==> design.v <==
module reflex_core (
    input wire clk,                   
    input wire rst_n,                 
    input wire signed [15:0] z_pos,   
    input wire signed [15:0] z_vel,   
    input wire signed [15:0] kp_gain,
    input wire signed [15:0] kd_gain,
    input wire signed [15:0] vel_threshold,  
    output reg signed [15:0] u_out,   
    output reg guardian_active        
);
    reg signed [31:0] p_term;
    reg signed [31:0] d_term;
    reg signed [31:0] raw_sum;
    localparam signed [15:0] MAX_OUT = 16'd2000;   
    localparam signed [15:0] MIN_OUT = -16'd2000;  
    always @(posedge clk or negedge rst_n) begin
        if (!rst_n) begin
            u_out <= 16'd0;
            guardian_active <= 1'b0;
            p_term <= 32'd0;
            d_term <= 32'd0;
        end else begin
            if (($signed(z_vel) > $signed(vel_threshold)) || 
                ($signed(z_vel) < -$signed(vel_threshold))) begin
                guardian_active <= 1'b1;
                d_term <= z_vel * (kd_gain <<< 1); 
            end else begin
                guardian_active <= 1'b0;
                d_term <= z_vel * kd_gain;
            end
            p_term <= z_pos * kp_gain;  
            raw_sum = -(p_term + d_term); 
            if (raw_sum > MAX_OUT) 
                u_out <= MAX_OUT;
            else if (raw_sum < MIN_OUT) 
                u_out <= MIN_OUT;
            else
                u_out <= raw_sum[15:0];  
        end
    end
endmodule
==> run.sh <==
#!/bin/bash
# the make line also repeats each setting of config.mk as NAME=value (left out here)
make -C /OpenROAD-flow-scripts/flow DESIGN_CONFIG=/design/flow/config.mk WORK_HOME=/design/flow/orfs CLKGATE_MAP_FILE= finish
==> config.mk <==
export PLATFORM = sky130hd
export DESIGN_NAME = reflex_core
export DESIGN_NICKNAME = reflex_core
export VERILOG_FILES = /design/flow/design.v
export SDC_FILE = /design/flow/constraint.sdc
export NUM_CORES = 4
export LEC_CHECK = 0
export ABC_AREA = 1
export CAP_MARGIN = 20
export CORE_ASPECT_RATIO = 0.69
export CORE_MARGIN = 2
export CORE_UTILIZATION = 72
export CTS_CLUSTER_DIAMETER = 247
export CTS_CLUSTER_SIZE = 99
export PLACE_DENSITY = 0.39
export SLEW_MARGIN = 20
==> constraint.sdc <==
create_clock -name core_clock -period 6.14 [get_ports {clk}]
set_input_delay 1.2280 -clock core_clock [delete_from_list [all_inputs] [get_ports {clk}]]
set_output_delay 1.2280 -clock core_clock [all_outputs]
set_load 0.01 [all_outputs]
==> results of run 1 <==
[metrics by stage]
step	instances	hold slack [ns]	util (%)	setup TNS, ns	area [um2]
3_5_place_dp	4443	0.689	84.5	-37.48	31800
3_3_place_gp	4443	0.653	84.5	-28.78	31800
4_1_cts	4612	0.697	92.6	-1.03	34900
2_1_floorplan	3640	0.638	-	-0.681	28400
[routing by layer]
| metal | global-route usage (%) | overflow |
|---|---|---|
| met1 | 75.6 | 1 |
| met2 | 88.7 | 15 |
| met3 | 57.4 | 0 |
| met4 | 67.0 | 9 |
| met5 | 19.2 | 0 |
[timing repair]
action | 4_1_cts
setup endpoints to repair | 44
cloned | 24
hold buffers | 0
setup buffers | 132
pin swaps | 287
gates resized | 651
==> job_summary.md, run 1 <==
### Flow metrics

| Metric | Value |
|---|---|
| Status | `did not finish` |
| Last step reached | `global routing (5_1_grt)` |
| Err | `[ERROR GRT-0116] Global routing finished with congestion. Check the congestion regions in the DRC Viewer.` |
| XOR/XNOR Fraction of Synth Area | `3.16%` |
| GPL Wtd Cong | `0.985` |
| Post-synth top area cell | `fa_1` |
| Grt total ovfl | `25` |
| Aoi share | `3.84%` |
| Tot GR Track Use | `72.5%` |
| Yosys simple share | `19.1%` |
| Most frequent cell after synthesis | `inv_1` |
| Gate Count Post-Synth | `3,640` |
| MUX share of area | `0%` |
| Ys flops | `81` |
| Core area | `0.0376 mm2` |
| Post-synth design cell area | `0.0274 mm2` |
| Place WS | `-1.17 ns` |
| H-tree levels | `3` |
| EDFF count, synth | `0` |
| Mapped Nets | `4,504` |
| Die outline area | `0.0397 mm2` |
| Most frequent cells after synthesis | `inv_1, nand2_1, fa_1` |
| Yosys warning count | `1` |
| Ys cells | `3,640` |
| IO Port Bufs | `98` |
| Mean Syn Cell Area | `7.54 um2` |
| Seq share, synth | `7.39%` |
| Dpl hpwl | `71,200 um` |
| Top_reg_cell synth | `dfrtp_1` |
| Clock buffer depth | `2` |
| YS chip area | `0.0274 mm2` |
| Cell Type Count | `43` |
| Die width | `239 um` |
| Cell Rows | `59` |
| Synth top area share | `38.3%` |
| I/O pin count | `99` |
| Fp util | `72.9%` |
| Die extent in y | `166 um` |
| Inserted Clock Buffers | `9` |
| Adders+Majority by Area | `50.0%` |
| Clock tree sinks | `81` |
| Main logic family after synthesis | `adder cells` |
| Cell area leaders | `fa_1, inv_1, nand2_1` |
| Root Buffer Master | `clkbuf_16` |
| Async SR Flop Fraction | `100%` |
==> run 2, diff against run 1 <==
Settings changed: ABC_AREA 1 to default, CORE_ASPECT_RATIO 0.69 to default, CTS_CLUSTER_DIAMETER 247 to default, CTS_CLUSTER_SIZE 99 to default, HOLD_SLACK_MARGIN from default to -0.09, PLACE_DENSITY 0.39 to default.
Clock period 6.14 ns to 6.81 ns, I/O delays scaled along.
==> run 2 against run 1 <==
  * The flow again stops in global routing (5_1_grt)
  * Die area shrank 5.6%
  * Synthesized area shrank 5.7%
  * Synthesized cell count shrank 21%
==> job_summary.md, run 2 <==
### Flow metrics

| Metric | Value |
|---|---|
| Status | `did not finish` |
| Last step reached | `global routing (5_1_grt)` |
| Place WS | `-1.14 ns (+0.0326 ns)` |
| Top_reg_cell synth | `dfrtp_1` |
| Fp util | `72.9% (about the same)` |
| Die width | `194 um (-19%)` |
| Cell Rows | `69 (+17%)` |
| Root Buffer Master | `clkbuf_16` |
| Hold Buf Count CTS | `0 (unchanged)` |
| Post-synth design cell area | `0.0259 mm2 (-5.7%)` |
| Clock tree sinks | `81 (unchanged)` |
| Clock buffer depth | `2 (unchanged)` |
| H-tree levels | `3 (unchanged)` |
| Dpl hpwl | `60,700 um (-15%)` |
| Ys flops | `81 (unchanged)` |
| Cell Type Count | `79 (+84%)` |
| Synth top area share | `40.6% (+2.3 points)` |
| XOR/XNOR Fraction of Synth Area | `3.61% (+0.45 points)` |
| IO Port Bufs | `98 (unchanged)` |
| MUX share of area | `0.754% (+0.75 points)` |
| Post-synth top area cell | `fa_1` |
| Ys cells | `2,869 (-21%)` |
| Most frequent cells after synthesis | `inv_1, fa_1, nand2_1` |
| Aoi share | `8.41% (+4.6 points)` |
| Die extent in y | `194 um (+17%)` |
| Mapped Nets | `3,733 (-17%)` |
| Yosys simple share | `15.0% (-4.0 points)` |
| Mean Syn Cell Area | `9.02 um2 (+20%)` |
| GPL Wtd Cong | `0.939 (-4.6%)` |
| Main logic family after synthesis | `adder cells` |
| I/O pin count | `99 (unchanged)` |
| Async SR Flop Fraction | `100% (unchanged)` |
| Yosys warning count | `1 (unchanged)` |
| Most frequent cell after synthesis | `inv_1` |
| Core area | `0.0355 mm2 (-5.8%)` |
| Inserted Clock Buffers | `9 (unchanged)` |
| Adders+Majority by Area | `53.0% (+3.0 points)` |
| YS chip area | `0.0259 mm2 (-5.7%)` |
| Cell area leaders | `fa_1, ha_1, inv_1` |
| Gate Count Post-Synth | `2,869 (-21%)` |
| Cell Area, Placed | `0.0300 mm2 (-5.8%)` |
| Seq share, synth | `7.83% (+0.44 points)` |
| EDFF count, synth | `0 (unchanged)` |
| Die outline area | `0.0375 mm2 (-5.6%)` |
-- run 2: metrics by stage --
step / setup TNS [ns] / cells
CTS: -1.66 / 3765
detailed placement: -23.52 / 3689
global placement: -17.89 / 3689
floorplan: -0.309 / 2869
-- run 2: what timing repair did --
item	CTS
pin swaps	151
endpoints found under the setup margin	30
resized	285
gates cloned	9
setup buffers	52
endpoints found under the hold margin	0
==> run 3, diff against run 2 <==
Settings changed: ABC_AREA from default to 1, CORE_UTILIZATION 72 to 19, CTS_CLUSTER_SIZE from default to 21, GPL_ROUTABILITY_DRIVEN from default to 0, GPL_TIMING_DRIVEN from default to 0, HOLD_SLACK_MARGIN -0.09 to default, MIN_ROUTING_LAYER from default to met2, PLACE_DENSITY from default to 0.64, SETUP_SLACK_MARGIN from default to 0.71, TNS_END_PERCENT from default to 50.
Clock period 6.81 ns to 8.0 ns, I/O delays scaled along.
==> run 3 against run 2 <==
  * Now clean on timing, DRC and antenna
  * Synthesized cell count rose by 27%
  * Synthesized area rose by 6.0%
  * Die area increased to 3.9 times the previous value
==> job_summary.md, run 3 <==
### Yosys + OpenROAD results

| Metric | Value |
|---|---|
| Nets | `4,595` |
| Clk_skew | `0.0119 ns` |
| EDFF count, synth | `0 (unchanged)` |
| Worst slew pin tran | `0.775 ns` |
| Die extent in y | `384 um (+98%)` |
| Root Buffer Master | `clkbuf_16` |
| Cell Rows | `139 (+100%)` |
| Status | `timing/DRC/antenna clean` |
| MUX share of area | `0% (-0.75 points)` |
| Initial DRC count | `6,601` |
| Die outline area | `0.147 mm2 (+290%)` |
| Latency at later pin | `0.36 ns` |
| Largest net degree at the start of global routing | `63` |
| H-tree levels | `3 (unchanged)` |
| Fp util | `19.1% (-54 points)` |
| # setup viols final | `0` |
| Worst min-delay path startpoint | `p_term[0]` |
| Die width | `384 um (+98%)` |
| Async SR Flop Fraction | `100% (unchanged)` |
| Clock tree sinks | `81 (unchanged)` |
| Main logic family after synthesis | `adder cells` |
| Gate Count Post-Synth | `3,640 (+27%)` |
| Req. time, crit path | `8.29 ns` |
| I/O pin count | `99 (unchanged)` |
| Hold Violations, Final | `0` |
| Total Wirelength | `82,300 um` |
| R2r worst-path depth | `18` |
| CP delay by family, top | `adder cells` |
| Max incr delay on CP | `0.58 ns` |
| Ys flops | `81 (unchanged)` |
| Top_reg_cell synth | `dfrtp_1` |
| Yosys simple share | `19.1% (+4.0 points)` |
| Post-synth top area cell | `fa_1` |
| Ys cells | `3,640 (+27%)` |
| Seq share, synth | `7.39% (-0.44 points)` |
| Slowest-stage cell, CP | `fa_2` |
| Grt total ovfl | `0` |
| IO Port Bufs | `57 (-42%)` |
| Post-DRT Antenna Nets | `0` |
| Dpl hpwl | `67,100 um (+11%)` |
| Critical R2R Launch | `d_term[1]` |
| WP depth | `21` |
| Tool warning count | `28` |
| Inst Count DP | `5,601 (+52%)` |
| Design area | `0.0317 mm2` |
| Layout overhead on the synthesized area | `15.4%` |
| Cell Type Count | `43 (-46%)` |
| Via count | `31,187` |
| YS chip area | `0.0274 mm2 (+6.0%)` |
| Tot GR Track Use | `17.0%` |
| Fin crit period | `7.21 ns` |
| Max_cap viols | `0` |
| CP most frequent cell | `fa_1` |
| XOR/XNOR Fraction of Synth Area | `3.16% (-0.45 points)` |
| Worst Hold Path Cells | `4` |
| Flop-to-flop setup slack | `4.38 ns` |
| Buffers & Inverters on Critical Path | `6` |
| Most frequent cells after synthesis | `inv_1, nand2_1, fa_1` |
| First-pass GRT wire length | `130,000 um` |
| CP Max Fanout | `10` |
| Synth top area share | `38.3% (-2.3 points)` |
| Crit path capture | `d_term[28]` |
| Most frequent cell after synthesis | `inv_1` |
| CP Cell Sequence | `clkbuf_2, clkbuf_4, nand2_1, fa_1, inv_1, fa_2, buf_12, fa_1, fa_1, fa_1, inv_1, fa_1, inv_1, ha_1, a21oi_1, o21ai_0, a211oi_1, o211ai_1, xor2_1, nand2_1, nand2_1` |
| Worst Path Arrival | `7.50 ns` |
| Core area | `0.143 mm2 (+300%)` |
| Post-synth design cell area | `0.0274 mm2 (+6.0%)` |
| Clock slew seen by the registers of the worst setup and hold paths | `0.07 ns` |
| Aoi share | `3.84% (-4.6 points)` |
| Crit start category | `input pin` |
| Yosys warning count | `1 (unchanged)` |
| Crit end category | `flop` |
| Crit Reg-Reg Endpoint | `u_out[4]` |
| Wire per inst | `14.5 um` |
| TritonCTS clock tree | `built` |
| Hold Buf Count CTS | `0 (unchanged)` |
| Hold Crit Class | `reg -> reg` |
| Clock buffer depth | `2 (unchanged)` |
| Fin crit share | `90.1%` |
| Fin. max-slew vios | `0` |
| Mapped Nets | `4,504 (+21%)` |
| Inserted Clock Buffers | `9 (unchanged)` |
| Relative slew slack | `48.2%` |
| Ratio of routed vias to standard cells | `5.51` |
| Adders+Majority by Area | `50.0% (-3.0 points)` |
| Cell Area, Placed | `0.0304 mm2 (+1.4%)` |
| Cell area leaders | `fa_1, inv_1, nand2_1` |
| Initial antenna violation count | `0` |
| Crit Path Class | `in -> reg` |
| RSZ-0062 raised after global routing | `true` |
| Highest Clock Rate | `0.139 GHz` |
| Vias in the first global route | `35,794` |
| Worst Hold Path EP | `u_out[0]` |
| Drt pass-1 iters | `41` |
| Drt drc | `0` |
| Final cell count without fillers | `5,662` |
| Mean Syn Cell Area | `7.54 um2 (-16%)` |
| CP startpoint | `kd_gain[5]` |
## run 3: metal layers
metal	GRT usage, %	part of all wire (%)	wire [um]	up-vias
li1	-	-	-	10581
met2	20.3	50	40700	7752
met1	-	0	0	11777
met4	2.87	9.8	8040	35
met3	22.8	40	32600	1042
met5	6.04	1.1	905	-
## run 3: area by class of cell
type	count	area [um2]
Buffer	125	907
Antenna cell	23	57.6
Clock inverter	7	76.3
Fill cell	15892	112000
Timing Repair Buffer	80	704
Clock buffer	9	225
Sequential cell	81	2030
Multi-Input combinational cell	2354	21200
Inverter	1080	4060
Tap cell	1903	2380
## run 3: through the flow
step	hold slack, ns	worst slack, ns	util (%)	TNS, ns
3_5_place_dp	0.798	-0.867	21.2	-13.69
2_1_floorplan	0.638	0.882	-	0
3_3_place_gp	0.800	-0.793	21.2	-11.82
6_report	0.798	0.790	22.1	0
4_1_cts	0.815	0.704	21.7	0
5_1_grt	0.881	0.631	22.0	0
## run 3: what timing repair did
action | in CTS | in global routing
pin swaps | 9 | 23
setup endpoints to repair | 39 | 38
gates resized | 175 | 257
setup buffers | 12 | 10
==> run 4, diff against run 3 <==
Settings changed: ABC_AREA 1 to 0, CORE_ASPECT_RATIO from default to 0.92, CORE_UTILIZATION 19 to 72, CTS_CLUSTER_DIAMETER from default to 29, CTS_CLUSTER_SIZE 21 to 51, GPL_ROUTABILITY_DRIVEN 0 to default, GPL_TIMING_DRIVEN 0 to default, HOLD_SLACK_MARGIN from default to -0.09, MAX_ROUTING_LAYER from default to met4, MIN_ROUTING_LAYER met2 to met1, PLACE_DENSITY 0.64 to default, PLACE_DENSITY_LB_ADDON from default to 0.02, SETUP_SLACK_MARGIN 0.71 to 1.72, TNS_END_PERCENT 50 to default.
Clock period 8.0 ns to 5.96 ns, I/O delays scaled along.
==> run 4 against run 3 <==
  * The flow now stops in global routing (5_1_grt)
  * Die area is 75% lower
  * Synthesized area decreased by 5.7%
  * Synthesized cell count fell by 21%
==> job_summary.md, run 4 <==
### Flow metrics

| Metric | Value |
|---|---|
| Last step reached | `global routing (5_1_grt)` |
| Ys cells | `2,869 (-21%)` |
| EDFF count, synth | `0 (unchanged)` |
| Inserted Clock Buffers | `9 (unchanged)` |
| YS chip area | `0.0259 mm2 (-5.7%)` |
| Clock tree sinks | `81 (unchanged)` |
| Post-synth design cell area | `0.0259 mm2 (-5.7%)` |
| Top_reg_cell synth | `dfrtp_1` |
| Hold Buf Count CTS | `0 (unchanged)` |
| GPL Wtd Cong | `0.976` |
| Cell Rows | `66 (-53%)` |
| Main logic family after synthesis | `adder cells` |
| Cell area leaders | `fa_1, ha_1, inv_1` |
| Aoi share | `8.41% (+4.6 points)` |
| Yosys simple share | `15.0% (-4.0 points)` |
| Core area | `0.0354 mm2 (-75%)` |
| I/O pin count | `99 (unchanged)` |
| Async SR Flop Fraction | `100% (unchanged)` |
| Clock buffer depth | `2 (unchanged)` |
| Cell Type Count | `79 (+84%)` |
| Status | `did not finish` |
| IO Port Bufs | `98 (+72%)` |
| MUX share of area | `0.754% (+0.75 points)` |
| Most frequent cells after synthesis | `inv_1, fa_1, nand2_1` |
| Post-synth top area cell | `fa_1` |
| XOR/XNOR Fraction of Synth Area | `3.61% (+0.45 points)` |
| Synth top area share | `40.6% (+2.3 points)` |
| Gate Count Post-Synth | `2,869 (-21%)` |
| Die width | `202 um (-47%)` |
| Mean Syn Cell Area | `9.02 um2 (+20%)` |
| Ys flops | `81 (unchanged)` |
| Adders+Majority by Area | `53.0% (+3.0 points)` |
| Most frequent cell after synthesis | `inv_1` |
| Die outline area | `0.0375 mm2 (-75%)` |
| H-tree levels | `3 (unchanged)` |
| Cell Area, Placed | `0.0306 mm2 (+0.67%)` |
| Root Buffer Master | `clkbuf_16` |
| Die extent in y | `186 um (-52%)` |
| Err | `[ERROR GRT-0232] Routing congestion too high. Check the congestion heatmap in the GUI.` |
| Grt total ovfl | `493` |
| Seq share, synth | `7.83% (+0.44 points)` |
| Tot GR Track Use | `87.8%` |
| Place WS | `-1.78 ns (-0.916 ns)` |
| Dpl hpwl | `58,600 um (-13%)` |
| Mapped Nets | `3,733 (-17%)` |
| Fp util | `73.1% (+54 points)` |
| Yosys warning count | `1 (unchanged)` |
[run 4: stage by stage]
stage	util [%]	instances	setup TNS, ns
after global placement	86.4	3704	-43.18
after CTS	94.0	3845	-16.18
after detailed placement	86.4	3704	-50.06
after floorplan	-	2869	-9.41
[run 4: per-layer routing]
metal | track usage, % | overflow
met2 | 103 | 317
met1 | 82.4 | 11
met5 | - | -
met4 | 96.8 | 145
met3 | 71.1 | 20
[run 4: timing repair]
action,4_1_cts
gates cloned,8
pin swaps,319
gates resized,596
buffers inserted,117
endpoints found under the setup margin,71
==> run 5, diff against run 4 <==
Settings changed: ABC_AREA 0 to default, CORE_ASPECT_RATIO 0.92 to default, CORE_UTILIZATION 72 to 70, CTS_CLUSTER_DIAMETER 29 to default, CTS_CLUSTER_SIZE 51 to 15, HOLD_SLACK_MARGIN -0.09 to default, MAX_ROUTING_LAYER met4 to default, MIN_ROUTING_LAYER met1 to default, PLACE_DENSITY_LB_ADDON 0.02 to default, SETUP_SLACK_MARGIN 1.72 to -0.38.
Clock period 5.96 ns to 4.93 ns, I/O delays scaled along.
==> run 5 against run 4 <==
  * The layout now fails its checks (setup timing)
  * Die area grew 2.8%
  * Synthesized cell count is the same
  * Synthesized area is the same
==> job_summary.md, run 5 <==
### Yosys + OpenROAD results

| Metric | Value |
|---|---|
| Die outline area | `0.0385 mm2 (+2.8%)` |
| R2r worst-path depth | `14` |
| Total Wirelength | `70,900 um` |
| Most frequent cell after synthesis | `inv_1` |
| Post-synth design cell area | `0.0259 mm2 (unchanged)` |
| Mean Syn Cell Area | `9.02 um2 (unchanged)` |
| Buffers & Inverters on Critical Path | `9` |
| Die extent in y | `196 um (+5.6%)` |
| Post-DRT Antenna Nets | `0` |
| Max_cap viols | `0` |
| Cell Type Count | `79 (unchanged)` |
| Crit start category | `input pin` |
| Main logic family after synthesis | `adder cells` |
| Hold WS | `0.667 ns` |
| Initial DRC count | `1,590` |
| Mapped Nets | `3,733 (unchanged)` |
| Async SR Flop Fraction | `100% (unchanged)` |
| Core area | `0.0365 mm2 (+3.1%)` |
| Layout overhead on the synthesized area | `25.4%` |
| Layout check failures | `setup timing` |
| # diodes | `0` |
| I/O pin count | `99 (unchanged)` |
| Tot GR Track Use | `37.5%` |
| Adders+Majority by Area | `53.0% (unchanged)` |
| WP depth | `25` |
| Hold Buf Count CTS | `0 (unchanged)` |
| Relative slew slack | `50.3%` |
| Synth top area share | `40.6% (unchanged)` |
| CP Max Fanout | `6` |
| Yosys warning count | `1 (unchanged)` |
| H-tree levels | `3 (unchanged)` |
| Yosys simple share | `15.0% (unchanged)` |
| Hold Crit Class | `in -> async` |
| Crit path capture | `d_term[30]` |
| YS chip area | `0.0259 mm2 (unchanged)` |
| Worst slew pin tran | `0.746 ns` |
| Ys cells | `2,869 (unchanged)` |
| Via count | `21,769` |
| Post-synth top area cell | `fa_1` |
| CP startpoint | `kd_gain[1]` |
| GPL Wtd Cong | `0.949 (-2.7%)` |
| Fp util | `70.9% (-2.2 points)` |
| Worst Path Arrival | `6.76 ns` |
| Clock tree sinks | `81 (unchanged)` |
| Grt total ovfl | `0` |
| Req. time, crit path | `5.17 ns` |
| Root Buffer Master | `clkbuf_16` |
| IO Port Bufs | `98 (unchanged)` |
| Die width | `196 um (-2.7%)` |
| Setup TNS | `-48.15 ns` |
| Most frequent cells after synthesis | `inv_1, fa_1, nand2_1` |
| Max incr delay on CP | `0.59 ns` |
| RSZ-0062 raised after global routing | `true` |
| EDFF count, synth | `0 (unchanged)` |
| Final core occ | `88.8%` |
| Cell Rows | `70 (+6.1%)` |
| Dpl hpwl | `54,000 um (-7.8%)` |
| Critical R2R Launch | `p_term[1]` |
| Latency at later pin | `0.35 ns` |
| Top_reg_cell synth | `dfrtp_1` |
| Tool warning count | `31` |
| Filler cells | `1,750` |
| Clock slew seen by the registers of the worst setup and hold paths | `0.07 ns` |
| Crit Path Class | `in -> reg` |
| Seq share, synth | `7.83% (unchanged)` |
| # setup viols final | `46` |
| Highest Clock Rate | `0.153 GHz` |
| Inst Count DP | `3,694 (-0.27%)` |
| MI comb area | `0.0223 mm2` |
| Slowest-stage cell, CP | `fa_2` |
| Vias in the first global route | `24,212` |
| CP delay by family, top | `adder cells` |
| Ratio of routed vias to standard cells | `5.77` |
| Fin crit share | `132%` |
| Sequential cell area | `0.00203 mm2` |
| MUX share of area | `0.754% (unchanged)` |
| Status | `failed layout checks` |
| Nets | `4,161` |
| Flop-to-flop setup slack | `0.32 ns` |
| Wire per inst | `18.8 um` |
| Initial antenna violation count | `0` |
| Clock buffer depth | `2 (unchanged)` |
| Cell area leaders | `fa_1, ha_1, inv_1` |
| Clk_skew | `0.0113 ns` |
| Min setup slack post-route | `-1.60 ns` |
| Largest net degree at the start of global routing | `82` |
| Fin. max-slew vios | `0` |
| TritonCTS clock tree | `built` |
| First-pass GRT wire length | `115,000 um` |
| Fin crit period | `6.53 ns` |
| XOR/XNOR Fraction of Synth Area | `3.61% (unchanged)` |
| Ys flops | `81 (unchanged)` |
| Crit end category | `flop` |
| Inserted Clock Buffers | `9 (unchanged)` |
| Aoi share | `8.41% (unchanged)` |
| Drt pass-1 iters | `5` |
| Final cell count without fillers | `3,770` |
| Gate Count Post-Synth | `2,869 (unchanged)` |
| Hold Violations, Final | `0` |
| Drt drc | `0` |
| Crit Reg-Reg Endpoint | `u_out[10]` |
-- run 5: routing by layer --
metal	part of all wire (%)	track usage [%]	wire, um	vias to the layer above
met5	0	0	0	-
met4	3.3	11.9	2310	0
met3	7.2	5.78	5100	231
met2	52	66.5	36800	928
met1	38	47.5	26700	10993
li1	-	-	-	9617
-- run 5: final cells by class --
class / instances / share of cell area, %
multi-input combinational: 2008 / 68.8
timing repair buffer: 498 / 14.1
inverter: 699 / 8.10
sequential: 81 / 6.25
tap: 468 / 1.80
clock buffer: 10 / 0.736
clock inverter: 6 / 0.224
-- run 5: per-stage QoR --
step | cell area, um2 | setup WS [ns]
after floorplan | 26800 | -1.66
after global placement | 30400 | -2.38
after detailed placement | 30400 | -2.52
after CTS | 31900 | -1.51
after global routing | 32400 | -1.78
final | 32400 | -1.60
-- run 5: what timing repair did --
| item | 4_1_cts | 5_1_grt |
|---|---|---|
| endpoints found under the hold margin | 0 | 0 |
| setup endpoints to repair | 46 | 45 |
| setup buffers | 56 | 27 |
| cloned | 7 | 0 |
| pin swaps | 238 | 119 |
| resized | 564 | 118 |
==> run 6, diff against run 5 <==
Settings changed: CELL_PAD_IN_SITES_DETAIL_PLACEMENT from default to 1, CORE_UTILIZATION 70 to 40, CTS_CLUSTER_SIZE 15 to 25, HOLD_SLACK_MARGIN from default to -0.09, SETUP_SLACK_MARGIN -0.38 to default, SLEW_MARGIN 20 to 35, TNS_END_PERCENT from default to 65.
Clock period 4.93 ns to 10.4 ns, I/O delays scaled along.
==> run 6 against run 5 <==
  * Now clean on timing, DRC and antenna
  * Synthesized area unchanged
  * Final area shrank 14%
  * Core utilization down 45 points
  * Worst hold slack better by 0.10 ns
  * Die area rose by 73%
  * Register-to-register slack better by 5.3 ns
  * Routed wire length shrank 6.2%
  * Clock-buffer cell count fell by 1
  * Worst setup slack better by 2.8 ns
  * Global-route usage down 17 points
==> job_summary.md, run 6 <==
### Yosys + OpenROAD results

| Metric | Value |
|---|---|
| Clk_skew | `0.00408 ns (-0.00726 ns)` |
| Grt total ovfl | `0 (unchanged)` |
| CP startpoint | `z_vel[15]` |
| Most frequent cell after synthesis | `inv_1` |
| Resized cells post-CTS | `0 (-100%)` |
| Relative slew slack | `36.8% (-13 points)` |
| First-pass GRT wire length | `113,000 um (-1.8%)` |
| Worst Path Arrival | `9.41 ns (+2.65 ns)` |
| Most frequent cells after synthesis | `inv_1, fa_1, nand2_1` |
| Layout overhead on the synthesized area | `7.93%` |
| Gate Count Post-Synth | `2,869 (unchanged)` |
| Flop-to-flop setup slack | `5.58 ns (+5.26 ns)` |
| Vias in the first global route | `22,292 (-7.9%)` |
| Clock slew seen by the registers of the worst setup and hold paths | `0.06 ns (about the same)` |
| Final cell count without fillers | `3,763 (-0.19%)` |
| Aoi share | `8.41% (unchanged)` |
| Hold Crit Class | `reg -> reg` |
| Cell area leaders | `fa_1, ha_1, inv_1` |
| Mean Syn Cell Area | `9.02 um2 (unchanged)` |
| Filler cells | `7,524 (+330%)` |
| Post-synth design cell area | `0.0259 mm2 (unchanged)` |
| R2r worst-path depth | `15 (+1)` |
| Worst slew pin tran | `0.945 ns (+0.199 ns)` |
| Root Buffer Master | `clkbuf_16` |
| Dpl hpwl | `57,000 um (+5.5%)` |
| Highest Clock Rate | `0.109 GHz` |
| Adders+Majority by Area | `53.0% (unchanged)` |
| Inserted Clock Buffers | `9 (unchanged)` |
| Slowest-stage cell, CP | `clkdlybuf4s50_1` |
| IO Port Bufs | `98 (unchanged)` |
| Total Wirelength | `66,500 um (-6.2%)` |
| Mapped Nets | `3,733 (unchanged)` |
| Hold Buf Count CTS | `0 (unchanged)` |
| Cell Rows | `93 (+33%)` |
| CP Max Fanout | `18 (+12)` |
| Fp util | `40.3% (-31 points)` |
| Max_cap viols | `0 (unchanged)` |
| GPL Wtd Cong | `0.846 (-11%)` |
| Nets | `3,767 (-9.5%)` |
| Yosys simple share | `15.0% (unchanged)` |
| Worst min-delay path startpoint | `d_term[0]` |
| Crit Reg-Reg Endpoint | `u_out[4]` |
| Tot GR Track Use | `20.9% (-17 points)` |
| # diodes | `0 (unchanged)` |
| Fin. max-slew vios | `0 (unchanged)` |
| Inst Count DP | `3,747 (+1.4%)` |
| Drt drc | `0 (unchanged)` |
| XOR/XNOR Fraction of Synth Area | `3.61% (unchanged)` |
| Top_reg_cell synth | `dfrtp_1` |
| Via count | `19,310 (-11%)` |
| Cell Area, Placed | `0.0277 mm2 (-9.1%)` |
| Buffers & Inverters on Critical Path | `5 (-4)` |
| Die extent in y | `258 um (+32%)` |
| Fin crit share | `88.1% (-44 points)` |
| Ys flops | `81 (unchanged)` |
| Fin crit period | `9.16 ns` |
| Post-synth top area cell | `fa_1` |
| Latency at later pin | `0.35 ns (about the same)` |
| Critical R2R Launch | `p_term[1]` |
| Crit path capture | `d_term[31]` |
| Ratio of routed vias to standard cells | `5.13 (-11%)` |
| Die outline area | `0.0667 mm2 (+73%)` |
| Yosys warning count | `1 (unchanged)` |
| Initial antenna violation count | `1 (+1)` |
| Worst Hold Path Cells | `3` |
| Crit start category | `input pin` |
| Die width | `258 um (+32%)` |
| Clock buffer depth | `2 (unchanged)` |
| Crit end category | `flop` |
| YS chip area | `0.0259 mm2 (unchanged)` |
| Max incr delay on CP | `0.99 ns (+0.40 ns)` |
| Req. time, crit path | `10.64 ns (+5.47 ns)` |
| CP Cell Sequence | `clkdlybuf4s50_1, nand2_1, inv_1, fa_1, fa_1, fa_1, fa_1, fa_1, inv_1, fa_1, inv_1, ha_1, and3_1, nand3_1, inv_1, o211ai_1, a311oi_1, a41oi_1, mux2i_1, o221ai_1, and3_1` |
| Async SR Flop Fraction | `100% (unchanged)` |
| Crit Path Class | `in -> reg` |
| Design area | `0.0279 mm2 (-14%)` |
| EDFF count, synth | `0 (unchanged)` |
| MUX share of area | `0.754% (unchanged)` |
| Worst Hold Path EP | `u_out[0]` |
| CP most frequent cell | `fa_1` |
| Initial DRC count | `885 (-44%)` |
| # setup viols final | `0 (-100%)` |
| Wire per inst | `17.7 um (-6.0%)` |
| Drt pass-1 iters | `7 (+2)` |
| Synth top area share | `40.6% (unchanged)` |
| Cell Type Count | `79 (unchanged)` |
| Hold WS | `0.769 ns (+0.102 ns)` |
| WP depth | `21 (-16%)` |
| Largest net degree at the start of global routing | `82 (unchanged)` |
| Status | `timing/DRC/antenna clean` |
| Main logic family after synthesis | `adder cells` |
| Post-DRT Antenna Nets | `0 (unchanged)` |
| Hold Violations, Final | `0 (unchanged)` |
| Setup TNS | `0 ns (+48.15 ns)` |
| Seq share, synth | `7.83% (unchanged)` |
| I/O pin count | `99 (unchanged)` |
| Tool warning count | `26 (-16%)` |
| RSZ-0062 raised after global routing | `false` |
| TritonCTS clock tree | `built` |
| Core area | `0.0642 mm2 (+76%)` |
| CP delay by family, top | `adder cells` |
| Clock tree sinks | `81 (unchanged)` |
| Post-CTS Setup Inserts | `0 (-100%)` |
| Ys cells | `2,869 (unchanged)` |
| H-tree levels | `3 (unchanged)` |
-- run 6: final cells by class --
class,instances,area [um2],share of cell area [%]
repair buffers,104,1010,3.61
inverters,699,2620,9.39
clock buffers,9,225,0.806
well taps,855,1070,3.83
clock inverters,7,60.1,0.215
flip-flops and latches,81,2030,7.26
multi-input cells,2008,20900,74.9
-- run 6: layer usage --
metal	GRT usage (%)	wire [um]	up-vias
li1	-	-	8820
met1	26.7	28100	10122
met2	38.1	35000	278
met3	2.22	1990	88
met4	4.64	1470	2
met5	0	8	-
-- run 6: metrics by stage --
step | setup WS [ns] | utilization, %
floorplan | 2.33 | -
global placement | 1.09 | 43.1
detailed placement | 0.942 | 43.1
CTS | 1.28 | 43.5
global route | 0.896 | 43.5
finish | 1.24 | 43.5
==> run 7, diff against run 6 <==
Settings changed: HOLD_SLACK_MARGIN -0.09 to default, SLEW_MARGIN 35 to 20.
Clock period 10.4 ns to 8.0 ns, I/O delays scaled along.
==> run 7 against run 6 <==
  * Sequential share of layout area is 0.50 points lower
  * Worst setup slack got worse by 1.0 ns
  * Global-route usage grew 1.1 points
  * Worst hold slack lost 0.0055 ns
  * Routed wire length up 4.0%
  * Via count grew 5.0%
  * First-iteration DRC count rose by 5.1%
  * Die area unchanged
  * Final cell count is 6.1% higher
  * Largest cell class unchanged
==> job_summary.md, run 7 <==
### Yosys + OpenROAD results

| Metric | Value |
|---|---|
| Hold Violations, Final | `0 (unchanged)` |
| Max_cap viols | `0 (unchanged)` |
| Layout overhead on the synthesized area | `15.9%` |
| Cell Type Count | `79 (unchanged)` |
| Worst min-delay path startpoint | `p_term[0]` |
| CP delay by family, top | `adder cells` |
| Worst slew pin tran | `0.788 ns (-0.157 ns)` |
| Fin crit period | `7.76 ns` |
| Tool warning count | `26 (unchanged)` |
| Worst Path Arrival | `8.00 ns (-1.41 ns)` |
| Highest Clock Rate | `0.129 GHz` |
| Hold Crit Class | `reg -> reg` |
| GPL Wtd Cong | `0.866 (+2.4%)` |
| Routing usage on met1 | `27.8% (+1.1 points)` |
| Most frequent cell after synthesis | `inv_1` |
| I/O pin count | `99 (unchanged)` |
| CP startpoint | `kd_gain[4]` |
| Worst Hold Path EP | `u_out[0]` |
| Post-synth top area cell | `fa_1` |
| Drt drc | `0 (unchanged)` |
| Filler cells | `7,496 (-0.37%)` |
| Mean Syn Cell Area | `9.02 um2 (unchanged)` |
| Top_reg_cell synth | `dfrtp_1` |
| Async SR Flop Fraction | `100% (unchanged)` |
| Clk_skew | `0.00736 ns (+0.00328 ns)` |
| Slowest-stage cell, CP | `fa_1` |
| IO Port Bufs | `98 (unchanged)` |
| Fin. max-slew vios | `0 (unchanged)` |
| Ys flops | `81 (unchanged)` |
| Nets | `3,996 (+6.1%)` |
| YS chip area | `0.0259 mm2 (unchanged)` |
| Initial DRC count | `930 (+5.1%)` |
| Latency at later pin | `0.35 ns (about the same)` |
| Met3 Usage GRT | `2.35% (+0.13 points)` |
| Clock buffer depth | `2 (unchanged)` |
| Initial antenna violation count | `0 (-1)` |
| Grt total ovfl | `0 (unchanged)` |
| First-pass GRT wire length | `119,000 um (+4.9%)` |
| Synth top area share | `40.6% (unchanged)` |
| Crit path capture | `d_term[31]` |
| Crit end category | `flop` |
| Inserted Clock Buffers | `9 (unchanged)` |
| Fp util | `40.3% (unchanged)` |
| Crit Reg-Reg Endpoint | `u_out[5]` |
| Die outline area | `0.0667 mm2 (unchanged)` |
| Layer with the highest usage | `met2` |
| Cell area leaders | `fa_1, ha_1, inv_1` |
| Die extent in y | `258 um (unchanged)` |
| Yosys simple share | `15.0% (unchanged)` |
| Tot GR Track Use | `22.0% (+1.1 points)` |
| Core area | `0.0642 mm2 (unchanged)` |
| H-tree levels | `3 (unchanged)` |
| Relative slew slack | `47.0% (+10 points)` |
| CP most frequent cell | `fa_1` |
| Gate Count Post-Synth | `2,869 (unchanged)` |
| Final cell count without fillers | `3,992 (+6.1%)` |
| Mapped Nets | `3,733 (unchanged)` |
| Largest net degree at the start of global routing | `82 (unchanged)` |
| Vias in the first global route | `23,833 (+6.9%)` |
| Adders+Majority by Area | `53.0% (unchanged)` |
| Hold WS | `0.764 ns (-0.00546 ns)` |
| Ys cells | `2,869 (unchanged)` |
| # setup viols final | `0 (unchanged)` |
| Cell Rows | `93 (unchanged)` |
| Seq share, synth | `7.83% (unchanged)` |
| Yosys warning count | `1 (unchanged)` |
| EDFF count, synth | `0 (unchanged)` |
| R2r worst-path depth | `14 (-1)` |
| Req. time, crit path | `8.24 ns (-2.40 ns)` |
| TritonCTS clock tree | `built` |
| Flop-to-flop setup slack | `2.95 ns (-2.63 ns)` |
| # diodes | `0 (unchanged)` |
| Most frequent cells after synthesis | `inv_1, fa_1, nand2_1` |
| XOR/XNOR Fraction of Synth Area | `3.61% (unchanged)` |
| M2 GR Usage | `39.9% (+1.7 points)` |
| Fin crit share | `97.0% (+8.9 points)` |
| Via count | `20,266 (+5.0%)` |
| Buffers & Inverters on Critical Path | `8 (+3)` |
| Post-synth design cell area | `0.0259 mm2 (unchanged)` |
| Crit Path Class | `in -> reg` |
| Wire per inst | `17.3 um (-2.0%)` |
| Inst Count DP | `3,973 (+6.0%)` |
| Die width | `258 um (unchanged)` |
| Status | `timing/DRC/antenna clean` |
| CP Max Fanout | `8 (-10)` |
| Clock slew seen by the registers of the worst setup and hold paths | `0.06 ns (about the same)` |
| Clock tree sinks | `81 (unchanged)` |
| Total Wirelength | `69,200 um (+4.0%)` |
| Root Buffer Master | `clkbuf_16` |
| WP depth | `26 (+24%)` |
| Crit start category | `input pin` |
| Critical R2R Launch | `d_term[1]` |
| Max incr delay on CP | `0.55 ns (-0.44 ns)` |
| Dpl hpwl | `61,900 um (+8.7%)` |
| Ratio of routed vias to standard cells | `5.08 (-1.1%)` |
| Worst Hold Path Cells | `3 (unchanged)` |
| Drt pass-1 iters | `5 (-2)` |
| Post-DRT Antenna Nets | `0 (unchanged)` |
| MUX share of area | `0.754% (unchanged)` |
| Aoi share | `8.41% (unchanged)` |
| Main logic family after synthesis | `adder cells` |
==> run 7: through the flow <==
| stage | util (%) | area (um2) | worst slack [ns] | setup TNS [ns] |
|---|---|---|---|---|
| floorplan | - | 25900 | 0.406 | 0 |
| finish | 46.7 | 30000 | 0.239 | 0 |
| CTS | 46.5 | 29800 | 0.0225 | 0 |
| detailed placement | 46.0 | 29500 | -0.371 | -2.63 |
| global route | 46.7 | 30000 | -0.0251 | -0.0886 |
| global placement | 46.0 | 29500 | -0.182 | -0.738 |
==> run 7: per-layer routing <==
layer  routed length, um  vias up
li1                    -     9272
met3                1990      125
met2               36200      303
met5                   0        -
met4                1880        0
met1               29100    10566
==> run 7: final cells by class <==
| cell class | instances | area [um2] | area share (%) |
|---|---|---|---|
| clock buffers | 9 | 225 | 0.751 |
| clock inverters | 7 | 80.1 | 0.267 |
| inverters | 699 | 2620 | 8.75 |
| multi-input cells | 2008 | 21000 | 70.1 |
| flip-flops and latches | 81 | 2030 | 6.76 |
| well taps | 855 | 1070 | 3.57 |
| repair buffers | 333 | 2950 | 9.83 |
==> run 7: repair_timing <==
item	CTS	global route
endpoints found under the setup margin	3	15
gates resized	3	33
hold buffers	0	0
buffers inserted	0	3
pin swaps	0	9
==> run 8, diff against run 7 <==
Settings changed: ABC_AREA from default to 1, CELL_PAD_IN_SITES_DETAIL_PLACEMENT 1 to default, CORE_UTILIZATION 40 to 68, CTS_CLUSTER_SIZE 25 to 99, TNS_END_PERCENT 65 to default.
Clock period 8.0 ns to 6.4 ns, I/O delays scaled along.
==> run 8 against run 7 <==
  * The flow now stops in global routing (5_1_grt)
  * Synthesized area increased by 6.0%
  * Synthesized cell count increased by 27%
  * Die area decreased by 37%
==> job_summary.md, run 8 <==
### Flow metrics

| Metric | Value |
|---|---|
| Status | `did not finish` |
| Last step reached | `global routing (5_1_grt)` |
| Fp util | `68.9% (+29 points)` |
| Inserted Clock Buffers | `9 (unchanged)` |
| Cell Rows | `73 (-22%)` |
| Adders+Majority by Area | `50.0% (-3.0 points)` |
| Aoi share | `3.84% (-4.6 points)` |
| Die width | `205 um (-21%)` |
| Async SR Flop Fraction | `100% (unchanged)` |
| Yosys simple share | `19.1% (+4.0 points)` |
| Mean Syn Cell Area | `7.54 um2 (-16%)` |
| Mapped Nets | `4,504 (+21%)` |
| Ys flops | `81 (unchanged)` |
| Seq share, synth | `7.39% (-0.44 points)` |
| XOR/XNOR Fraction of Synth Area | `3.16% (-0.45 points)` |
| Ys cells | `3,640 (+27%)` |
| Dpl hpwl | `64,800 um (+4.7%)` |
| Post-synth design cell area | `0.0274 mm2 (+6.0%)` |
| GPL Wtd Cong | `0.964 (+11%)` |
| Most frequent cell after synthesis | `inv_1` |
| Synth top area share | `38.3% (-2.3 points)` |
| Most frequent cells after synthesis | `inv_1, nand2_1, fa_1` |
| Cell Type Count | `43 (-46%)` |
| Die extent in y | `205 um (-21%)` |
| Place WS | `-0.950 ns (-0.580 ns)` |
| Gate Count Post-Synth | `3,640 (+27%)` |
| H-tree levels | `3 (unchanged)` |
| Clock tree sinks | `81 (unchanged)` |
| Core area | `0.0398 mm2 (-38%)` |
| Clock buffer depth | `2 (unchanged)` |
| Post-synth top area cell | `fa_1` |
| I/O pin count | `99 (unchanged)` |
| Yosys warning count | `1 (unchanged)` |
| Top_reg_cell synth | `dfrtp_1` |
| Cell area leaders | `fa_1, inv_1, nand2_1` |
| EDFF count, synth | `0 (unchanged)` |
| Inst Count DP | `4,476 (+13%)` |
| YS chip area | `0.0274 mm2 (+6.0%)` |
| Main logic family after synthesis | `adder cells` |
| IO Port Bufs | `98 (unchanged)` |
| Die outline area | `0.0420 mm2 (-37%)` |
| Root Buffer Master | `clkbuf_16` |
| MUX share of area | `0% (-0.75 points)` |
[run 8: metrics by stage]
stage	cell area (um2)	utilization [%]	setup TNS (ns)
after detailed placement	31600	79.2	-26.71
after floorplan	27900	-	-0.00348
after CTS	33500	84.1	-0.000699
after global placement	31600	79.2	-21.95
[run 8: what timing repair did]
action / 4_1_cts
gates resized: 316
hold buffers: 0
endpoints found under the setup margin: 36
setup buffers: 70
pin swaps: 160
gates cloned: 15
==> run 9, diff against run 8 <==
Settings changed: CAP_MARGIN 20 to 15, CELL_PAD_IN_SITES_DETAIL_PLACEMENT from default to 0, CORE_UTILIZATION 68 to 24, CTS_CLUSTER_DIAMETER from default to 45, CTS_CLUSTER_SIZE 99 to default, MIN_ROUTING_LAYER from default to met2, PLACE_DENSITY_LB_ADDON from default to 0.1.
Clock period 6.4 ns to 9.39 ns, I/O delays scaled along.
==> run 9 against run 8 <==
  * Now clean on timing, DRC and antenna
  * Synthesized cell count stayed put
  * Synthesized area is the same
  * Die area increased to 2.8 times the previous value
==> job_summary.md, run 9 <==
### Yosys + OpenROAD results

| Metric | Value |
|---|---|
| Seq share, synth | `7.39% (unchanged)` |
| EDFF count, synth | `0 (unchanged)` |
| YS chip area | `0.0274 mm2 (unchanged)` |
| Fin crit period | `8.41 ns` |
| Req. time, crit path | `9.65 ns` |
| Synth top area share | `38.3% (unchanged)` |
| Resized cells post-CTS | `0 (-100%)` |
| Aoi share | `3.84% (unchanged)` |
| Flop-to-flop setup slack | `5.89 ns` |
| Hold Violations, Final | `0` |
| Post-synth design cell area | `0.0274 mm2 (unchanged)` |
| Clock tree sinks | `81 (unchanged)` |
| # setup viols final | `0` |
| Cell area leaders | `fa_1, inv_1, nand2_1` |
| Hold Buf Count CTS | `0 (unchanged)` |
| Dpl hpwl | `70,800 um (+9.2%)` |
| GPL Wtd Cong | `0.852 (-12%)` |
| Tot GR Track Use | `21.9%` |
| I/O pin count | `99 (unchanged)` |
| Yosys simple share | `19.1% (unchanged)` |
| Worst Hold Path Cells | `4` |
| Ratio of routed vias to standard cells | `5.74` |
| Hold Crit Class | `reg -> reg` |
| Nets | `4,548` |
| Worst min-delay path startpoint | `d_term[0]` |
| Post-DRT Antenna Nets | `0` |
| CP delay by family, top | `adder cells` |
| Cell Type Count | `43 (unchanged)` |
| Grt total ovfl | `0` |
| Fp util | `24.1% (-45 points)` |
| CP startpoint | `kd_gain[2]` |
| CP Cell Sequence | `clkdlybuf4s50_1, nand2_1, inv_1, fa_1, fa_1, fa_1, fa_1, fa_1, inv_1, fa_1, inv_1, ha_1, a21oi_1, o21ai_0, a211oi_1, o221ai_1, xor2_1, nand2_1, nand2_1` |
| Final core occ | `26.9%` |
| H-tree levels | `3 (unchanged)` |
| Status | `timing/DRC/antenna clean` |
| Post-CTS Setup Inserts | `0 (-100%)` |
| XOR/XNOR Fraction of Synth Area | `3.16% (unchanged)` |
| Design area | `0.0306 mm2` |
| Layout overhead on the synthesized area | `11.6%` |
| Tool warning count | `26` |
| Max_cap viols | `0` |
| First-pass GRT wire length | `133,000 um` |
| TritonCTS clock tree | `built` |
| Worst Hold Path EP | `u_out[0]` |
| Crit end category | `flop` |
| Cell Rows | `124 (+70%)` |
| Wire per inst | `15.9 um` |
| RSZ-0062 raised after global routing | `false` |
| Core area | `0.114 mm2 (+190%)` |
| Crit Reg-Reg Endpoint | `u_out[5]` |
| Ys cells | `3,640 (unchanged)` |
| Yosys warning count | `1 (unchanged)` |
| Final cell count without fillers | `5,211` |
| Main logic family after synthesis | `adder cells` |
| Initial DRC count | `2,590` |
| Clk_skew | `0.0150 ns` |
| Crit Path Class | `in -> reg` |
| IO Port Bufs | `98 (unchanged)` |
| Relative slew slack | `31.9%` |
| Drt pass-1 iters | `37` |
| Highest Clock Rate | `0.119 GHz` |
| Cell Area, Placed | `0.0303 mm2 (-4.0%)` |
| R2r worst-path depth | `20` |
| Critical R2R Launch | `p_term[1]` |
| Initial antenna violation count | `2` |
| Buffers & Inverters on Critical Path | `4` |
| Top_reg_cell synth | `dfrtp_1` |
| Ys flops | `81 (unchanged)` |
| Largest net degree at the start of global routing | `60` |
| Post-synth top area cell | `fa_1` |
| Slowest-stage cell, CP | `clkdlybuf4s50_1` |
| Via count | `29,910` |
| Die width | `342 um (+67%)` |
| Max incr delay on CP | `1.03 ns` |
| Mean Syn Cell Area | `7.54 um2 (unchanged)` |
| CP most frequent cell | `fa_1` |
| Crit path capture | `d_term[30]` |
| Adders+Majority by Area | `50.0% (unchanged)` |
| Root Buffer Master | `clkbuf_16` |
| MUX share of area | `0% (unchanged)` |
| Clock slew seen by the registers of the worst setup and hold paths | `0.07 ns` |
| Inserted Clock Buffers | `9 (unchanged)` |
| Mapped Nets | `4,504 (unchanged)` |
| Worst slew pin tran | `1.02 ns` |
| Die outline area | `0.117 mm2 (+180%)` |
| Filler cells | `12,679` |
| Total Wirelength | `82,800 um` |
| Most frequent cell after synthesis | `inv_1` |
| Gate Count Post-Synth | `3,640 (unchanged)` |
| Drt drc | `0` |
| CP Max Fanout | `16` |
| Fin crit share | `89.5%` |
| Async SR Flop Fraction | `100% (unchanged)` |
| Die extent in y | `342 um (+67%)` |
| Latency at later pin | `0.38 ns` |
| Fin. max-slew vios | `0` |
| Clock buffer depth | `2 (unchanged)` |
| Inst Count DP | `5,185 (+16%)` |
| Setup TNS | `0 ns` |
| WP depth | `19` |
| Most frequent cells after synthesis | `inv_1, nand2_1, fa_1` |
| Worst Path Arrival | `8.67 ns` |
| Crit start category | `input pin` |
| Vias in the first global route | `36,486` |
run 9: final cells by class:
| class | instances | area [um2] | share of cell area, % |
|---|---|---|---|
| tap | 1512 | 1890 | 6.18 |
| multi-input combinational | 2354 | 20900 | 68.2 |
| clock inverter | 6 | 78.8 | 0.257 |
| antenna | 10 | 25.0 | 0.0817 |
| timing repair buffer | 158 | 1430 | 4.67 |
| sequential | 81 | 2030 | 6.62 |
| inverter | 1080 | 4050 | 13.2 |
| clock buffer | 10 | 239 | 0.780 |
run 9: routing by layer:
layer	track usage (%)	vias to the layer above	share of wire [%]
li1	-	10468	-
met1	-	11639	0
met2	25.3	7507	53
met3	32.6	283	44
met4	0.978	13	2.7
met5	2.61	-	0.42
run 9: metrics by stage:
| stage | worst slack, ns | hold slack [ns] |
|---|---|---|
| 2_1_floorplan | 1.99 | 0.638 |
| 3_3_place_gp | 0.658 | 0.745 |
| 3_5_place_dp | 0.655 | 0.739 |
| 4_1_cts | 1.05 | 0.753 |
| 5_1_grt | 0.579 | 0.800 |
| 6_report | 0.982 | 0.737 |
==> run 10, diff against run 9 <==
Settings changed: ABC_AREA 1 to default, CAP_MARGIN 15 to 20, CELL_PAD_IN_SITES_DETAIL_PLACEMENT 0 to default, CORE_UTILIZATION 24 to 15, CTS_CLUSTER_DIAMETER 45 to default, MIN_ROUTING_LAYER met2 to default, PLACE_DENSITY_LB_ADDON 0.1 to default.
Clock period 9.39 ns to 9.29 ns, I/O delays scaled along.
==> run 10 against run 9 <==
  * Sequential share of layout area increased by 0.11 points
  * Largest cell class unchanged
  * Die area rose by 50%
  * Final cell count up 1.0%
  * Critical path type unchanged
  * Worst hold slack improved by 0.16 ns
  * Still clean on timing, DRC and antenna
  * Synthesized area is 5.7% lower
==> job_summary.md, run 10 <==
### Yosys + OpenROAD results

| Metric | Value |
|---|---|
| I/O pin count | `99 (unchanged)` |
| Dpl hpwl | `56,200 um (-21%)` |
| Seq share, synth | `7.83% (+0.44 points)` |
| Filler cells | `19,235 (+52%)` |
| Latency at later pin | `0.39 ns (about the same)` |
| Crit end category | `flop` |
| Tool warning count | `26 (unchanged)` |
| XOR/XNOR Fraction of Synth Area | `3.61% (+0.45 points)` |
| GPL Wtd Cong | `0.881 (+3.3%)` |
| Via count | `19,037 (-36%)` |
| Grt total ovfl | `0 (unchanged)` |
| EDFF count, synth | `0 (unchanged)` |
| Fin crit period | `8.50 ns` |
| Design area | `0.0301 mm2 (-1.6%)` |
| Resized cells post-CTS | `0 (unchanged)` |
| Tot GR Track Use | `7.72% (-14 points)` |
| Synth top area share | `40.6% (+2.3 points)` |
| Die width | `419 um (+23%)` |
| Routing usage on met1 | `8.67% (+8.7 points)` |
| Adders+Majority by Area | `53.0% (+3.0 points)` |
| Crit Path Class | `in -> reg` |
| Inserted Clock Buffers | `9 (unchanged)` |
| Sequential cell area | `0.00203 mm2 (unchanged)` |
| Main logic family after synthesis | `adder cells` |
| Slowest-stage cell, CP | `clkdlybuf4s50_1` |
| Cell Rows | `152 (+23%)` |
| CP most frequent cell | `fa_1` |
| YS chip area | `0.0259 mm2 (-5.7%)` |
| Die outline area | `0.176 mm2 (+50%)` |
| Clk_skew | `0.0207 ns (+0.00568 ns)` |
| Req. time, crit path | `9.55 ns (-0.10 ns)` |
| Highest Clock Rate | `0.118 GHz` |
| Worst min-delay path startpoint | `p_term[31]` |
| Crit Reg-Reg Endpoint | `u_out[3]` |
| Post-synth top area cell | `fa_1` |
| Met3 Usage GRT | `0.621% (-32 points)` |
| Top_reg_cell synth | `dfrtp_1` |
| Ys cells | `2,869 (-21%)` |
| Async SR Flop Fraction | `100% (unchanged)` |
| Yosys simple share | `15.0% (-4.0 points)` |
| Post-synth design cell area | `0.0259 mm2 (-5.7%)` |
| Root Buffer Master | `clkbuf_16` |
| MUX share of area | `0.754% (+0.75 points)` |
| Cell area leaders | `fa_1, ha_1, inv_1` |
| Max_cap viols | `0 (unchanged)` |
| Cell Area, Placed | `0.0298 mm2 (-1.5%)` |
| First-pass GRT wire length | `108,000 um (-18%)` |
| CP startpoint | `kd_gain[6]` |
| Critical R2R Launch | `d_term[1]` |
| CP Cell Sequence | `clkdlybuf4s50_1, and2_1, fa_1, inv_1, fa_1, fa_1, fa_1, inv_1, fa_1, inv_1, fa_1, inv_1, ha_1, a21o_1, a21oi_1, o21a_1, o221ai_1, and3_1, o31a_1, or4_1, a31oi_1, xor2_1, o21ai_0` |
| Core area | `0.172 mm2 (+51%)` |
| Max incr delay on CP | `0.72 ns (-0.31 ns)` |
| Relative slew slack | `46.2% (+14 points)` |
| Setup TNS | `0 ns (unchanged)` |
| Drt drc | `0 (unchanged)` |
| Worst slew pin tran | `0.804 ns (-0.214 ns)` |
| Mapped Nets | `3,733 (-17%)` |
| Hold Buf Count CTS | `0 (unchanged)` |
| Ys flops | `81 (unchanged)` |
| Fin. max-slew vios | `0 (unchanged)` |
| Nets | `3,811 (-16%)` |
| Die extent in y | `419 um (+23%)` |
| MI comb area | `0.0209 mm2 (+0.18%)` |
| Status | `timing/DRC/antenna clean` |
| Min setup slack post-route | `0.787 ns (-0.195 ns)` |
| Worst Path Arrival | `8.77 ns (+0.10 ns)` |
| Cell Type Count | `79 (+84%)` |
| Clock buffer depth | `2 (unchanged)` |
| H-tree levels | `3 (unchanged)` |
| Buffers & Inverters on Critical Path | `5 (+1)` |
| Initial antenna violation count | `2 (unchanged)` |
| Place WS | `0.404 ns (-0.252 ns)` |
| IO Port Bufs | `98 (unchanged)` |
| Hold Crit Class | `reg -> reg` |
| Gate Count Post-Synth | `2,869 (-21%)` |
| Aoi share | `8.41% (+4.6 points)` |
| Fin crit share | `91.5% (+2.0 points)` |
| Total Wirelength | `65,700 um (-21%)` |
| Crit start category | `input pin` |
| Layout overhead on the synthesized area | `16.4%` |
| TritonCTS clock tree | `built` |
| Drt pass-1 iters | `5 (-86%)` |
| Hold Violations, Final | `0 (unchanged)` |
| Worst Hold Path EP | `u_out[12]` |
| Hold WS | `0.896 ns (+0.159 ns)` |
| Mean Syn Cell Area | `9.02 um2 (+20%)` |
| Post-CTS Setup Inserts | `0 (unchanged)` |
| Largest net degree at the start of global routing | `46 (-23%)` |
| RSZ-0062 raised after global routing | `false` |
| Ratio of routed vias to standard cells | `3.62 (-37%)` |
| Most frequent cells after synthesis | `inv_1, fa_1, nand2_1` |
| Clock slew seen by the registers of the worst setup and hold paths | `0.09 ns (+0.02 ns)` |
| R2r worst-path depth | `15 (-25%)` |
| Flop-to-flop setup slack | `4.06 ns (-1.83 ns)` |
| Most frequent cell after synthesis | `inv_1` |
| M2 GR Usage | `15.0% (-10 points)` |
| Post-DRT Antenna Nets | `0 (unchanged)` |
| Initial DRC count | `936 (-64%)` |
| # setup viols final | `0 (unchanged)` |
| CP Max Fanout | `16 (unchanged)` |
| CP delay by family, top | `adder cells` |
| Layer with the highest usage | `met2` |
| Vias in the first global route | `20,684 (-43%)` |
| WP depth | `23 (+4)` |
| Wire per inst | `12.5 um (-21%)` |
| Crit path capture | `d_term[25]` |
| Clock tree sinks | `81 (unchanged)` |
| Fp util | `15.1% (-9.0 points)` |
| Worst Hold Path Cells | `3 (-1)` |
| Yosys warning count | `1 (unchanged)` |
run 10: stage by stage:
| step | utilization [%] | std cells |
|---|---|---|
| floorplan | - | 2869 |
| global placement | 17.4 | 5246 |
| detailed placement | 17.4 | 5246 |
| CTS | 17.6 | 5262 |
| global route | 17.6 | 5262 |
| finish | 17.6 | 5263 |
run 10: area by class of cell:
class	instances	share of cell area [%]
antenna	1	0.00831
clock buffer	9	0.748
clock inverter	7	0.287
inverter	699	8.71
multi-input combinational	2008	69.4
sequential	81	6.73
tap	2310	9.59
timing repair buffer	148	4.49
run 10: layer usage:
| metal | wire (um) | vias to the layer above | share of wire (%) |
|---|---|---|---|
| li1 | - | 8907 | - |
| met1 | 25100 | 9708 | 38 |
| met2 | 36200 | 319 | 55 |
| met3 | 1800 | 103 | 2.7 |
| met4 | 2630 | 0 | 4.0 |
| met5 | 0 | - | 0 |
==> run 11, diff against run 10 <==
Settings changed: CORE_UTILIZATION 15 to 67, CTS_CLUSTER_SIZE from default to 15, SETUP_SLACK_MARGIN from default to -0.38.
Clock period 9.29 ns to 4.22 ns, I/O delays scaled along.
==> run 11 against run 10 <==
  * Now fails the layout checks on setup timing
  * Global-route usage increased by 27 points
  * Clock-buffer cell count did not move
  * Sequential share of layout area shrank 0.55 points
  * Synthesized cell count is the same
  * Via count increased by 13%
  * Final area grew 8.9%
  * Clock skew decreased by 0.0098 ns
  * Critical path depth decreased by 3
  * Register-to-register slack got worse by 4.3 ns
  * Critical path type unchanged
  * Critical endpoint unchanged
==> job_summary.md, run 11 <==
### Yosys + OpenROAD results

| Metric | Value |
|---|---|
| Drt drc | `0 (unchanged)` |
| Largest net degree at the start of global routing | `82 (+78%)` |
| CP Max Fanout | `5 (-11)` |
| Layout overhead on the synthesized area | `26.8%` |
| RSZ-0062 raised after global routing | `true` |
| Inserted Clock Buffers | `9 (unchanged)` |
| CP most frequent cell | `fa_1` |
| YS chip area | `0.0259 mm2 (unchanged)` |
| Clk_skew | `0.0108 ns (-0.00984 ns)` |
| Total Wirelength | `69,300 um (+5.4%)` |
| Fin crit share | `152% (+60 points)` |
| Flop-to-flop setup slack | `-0.21 ns (-4.27 ns)` |
| Ys cells | `2,869 (unchanged)` |
| I/O pin count | `99 (unchanged)` |
| Seq share, synth | `7.83% (unchanged)` |
| Ys flops | `81 (unchanged)` |
| Initial DRC count | `1,379 (+47%)` |
| Cell area leaders | `fa_1, ha_1, inv_1` |
| Highest Clock Rate | `0.156 GHz` |
| Final core occ | `86.7% (+69 points)` |
| Hold Buf Count CTS | `0 (unchanged)` |
| Gate Count Post-Synth | `2,869 (unchanged)` |
| Critical R2R Launch | `p_term[1]` |
| # diodes | `0 (-1)` |
| H-tree levels | `3 (unchanged)` |
| Req. time, crit path | `4.44 ns (-5.11 ns)` |
| CP Cell Sequence | `dlygate4sd2_1, inv_2, nor2_1, fa_1, fa_1, fa_1, fa_2, fa_1, inv_1, fa_1, inv_1, ha_4, nor3_2, nor2_1, and3_4, o31a_1, or4_4, a31oi_4, xor2_2, o21ai_1` |
| GPL Wtd Cong | `0.930 (+5.5%)` |
| Wire per inst | `18.0 um (+44%)` |
| Yosys simple share | `15.0% (unchanged)` |
| Met3 Usage GRT | `5.34% (+4.7 points)` |
| Nets | `4,198 (+10%)` |
| Min setup slack post-route | `-2.18 ns (-2.97 ns)` |
| XOR/XNOR Fraction of Synth Area | `3.61% (unchanged)` |
| Clock buffer depth | `2 (unchanged)` |
| Mapped Nets | `3,733 (unchanged)` |
| Tot GR Track Use | `35.0% (+27 points)` |
| Post-synth top area cell | `fa_1` |
| Hold WS | `0.526 ns (-0.370 ns)` |
| Drt pass-1 iters | `5 (unchanged)` |
| Max incr delay on CP | `0.61 ns (-0.11 ns)` |
| Cell Rows | `71 (-53%)` |
| Vias in the first global route | `24,106 (+17%)` |
| Main logic family after synthesis | `adder cells` |
| CP delay by family, top | `adder cells` |
| Latency at later pin | `0.35 ns (-0.04 ns)` |
| Hold Violations, Final | `0 (unchanged)` |
| Worst slew pin tran | `0.710 ns (-0.0943 ns)` |
| Hold Crit Class | `in -> async` |
| Aoi share | `8.41% (unchanged)` |
| Relative slew slack | `52.7% (+6.5 points)` |
| Top_reg_cell synth | `dfrtp_1` |
| Async SR Flop Fraction | `100% (unchanged)` |
| Yosys warning count | `1 (unchanged)` |
| Core area | `0.0378 mm2 (-78%)` |
| MUX share of area | `0.754% (unchanged)` |
| Crit Path Class | `in -> reg` |
| Buffers & Inverters on Critical Path | `4 (-1)` |
| Slowest-stage cell, CP | `fa_1` |
| IO Port Bufs | `98 (unchanged)` |
| WP depth | `20 (-13%)` |
| Worst Path Arrival | `6.63 ns (-2.14 ns)` |
| Crit end category | `flop` |
| Most frequent cells after synthesis | `inv_1, fa_1, nand2_1` |
| # setup viols final | `64 (+64)` |
| Layout check failures | `setup timing` |
| M2 GR Usage | `61.9% (+47 points)` |
| Clock tree sinks | `81 (unchanged)` |
| Die outline area | `0.0402 mm2 (-77%)` |
| Clock slew seen by the registers of the worst setup and hold paths | `0.07 ns (-0.02 ns)` |
| Ratio of routed vias to standard cells | `5.61 (+55%)` |
| Crit start category | `input pin` |
| Fin crit period | `6.40 ns` |
| Post-DRT Antenna Nets | `0 (unchanged)` |
| TritonCTS clock tree | `built` |
| Status | `failed layout checks` |
| Max_cap viols | `0 (unchanged)` |
| Crit Reg-Reg Endpoint | `u_out[4]` |
| Synth top area share | `40.6% (unchanged)` |
| Crit path capture | `d_term[25]` |
| R2r worst-path depth | `16 (+1)` |
| Die extent in y | `201 um (-52%)` |
| Root Buffer Master | `clkbuf_16` |
| Grt total ovfl | `0 (unchanged)` |
| Most frequent cell after synthesis | `inv_1` |
| Routing usage on met1 | `45.0% (+36 points)` |
| Fp util | `68.4% (+53 points)` |
| Initial antenna violation count | `0 (-2)` |
| First-pass GRT wire length | `115,000 um (+6.0%)` |
| Fin. max-slew vios | `0 (unchanged)` |
| Via count | `21,582 (+13%)` |
| Die width | `201 um (-52%)` |
[run 11: cell type report]
| cell class | instances | area [um2] |
|---|---|---|
| sequential | 81 | 2030 |
| timing repair buffer | 535 | 4730 |
| clock buffer | 9 | 225 |
| clock inverter | 7 | 106 |
| multi-input combinational | 2008 | 22500 |
| inverter | 699 | 2630 |
| fill | 1966 | 5020 |
| tap | 511 | 639 |
[run 11: layer usage]
layer	vias up	part of all wire, %
li1	9692	-
met1	10944	39
met2	754	52
met3	192	6.0
met4	0	2.9
met5	-	0
[run 11: timing repair]
action / in CTS / in global routing
pin swaps: 196 / 131
setup buffers: 55 / 26
gates cloned: 5 / 0
hold endpoints to repair: 0 / 0
resized: 553 / 149
endpoints found under the setup margin: 52 / 59
[run 11: per-stage QoR]
| stage | setup TNS (ns) | cells | worst slack, ns | cell area, um2 |
|---|---|---|---|---|
| final | -74.31 | 3850 | -2.18 | 32800 |
| after global routing | -84.93 | 3850 | -2.36 | 32800 |
| after CTS | -72.66 | 3829 | -2.25 | 32200 |
| after detailed placement | -122.40 | 3782 | -3.15 | 30800 |
| after global placement | -115.08 | 3782 | -2.94 | 30800 |
| after floorplan | -65.77 | 2869 | -2.22 | 26800 |
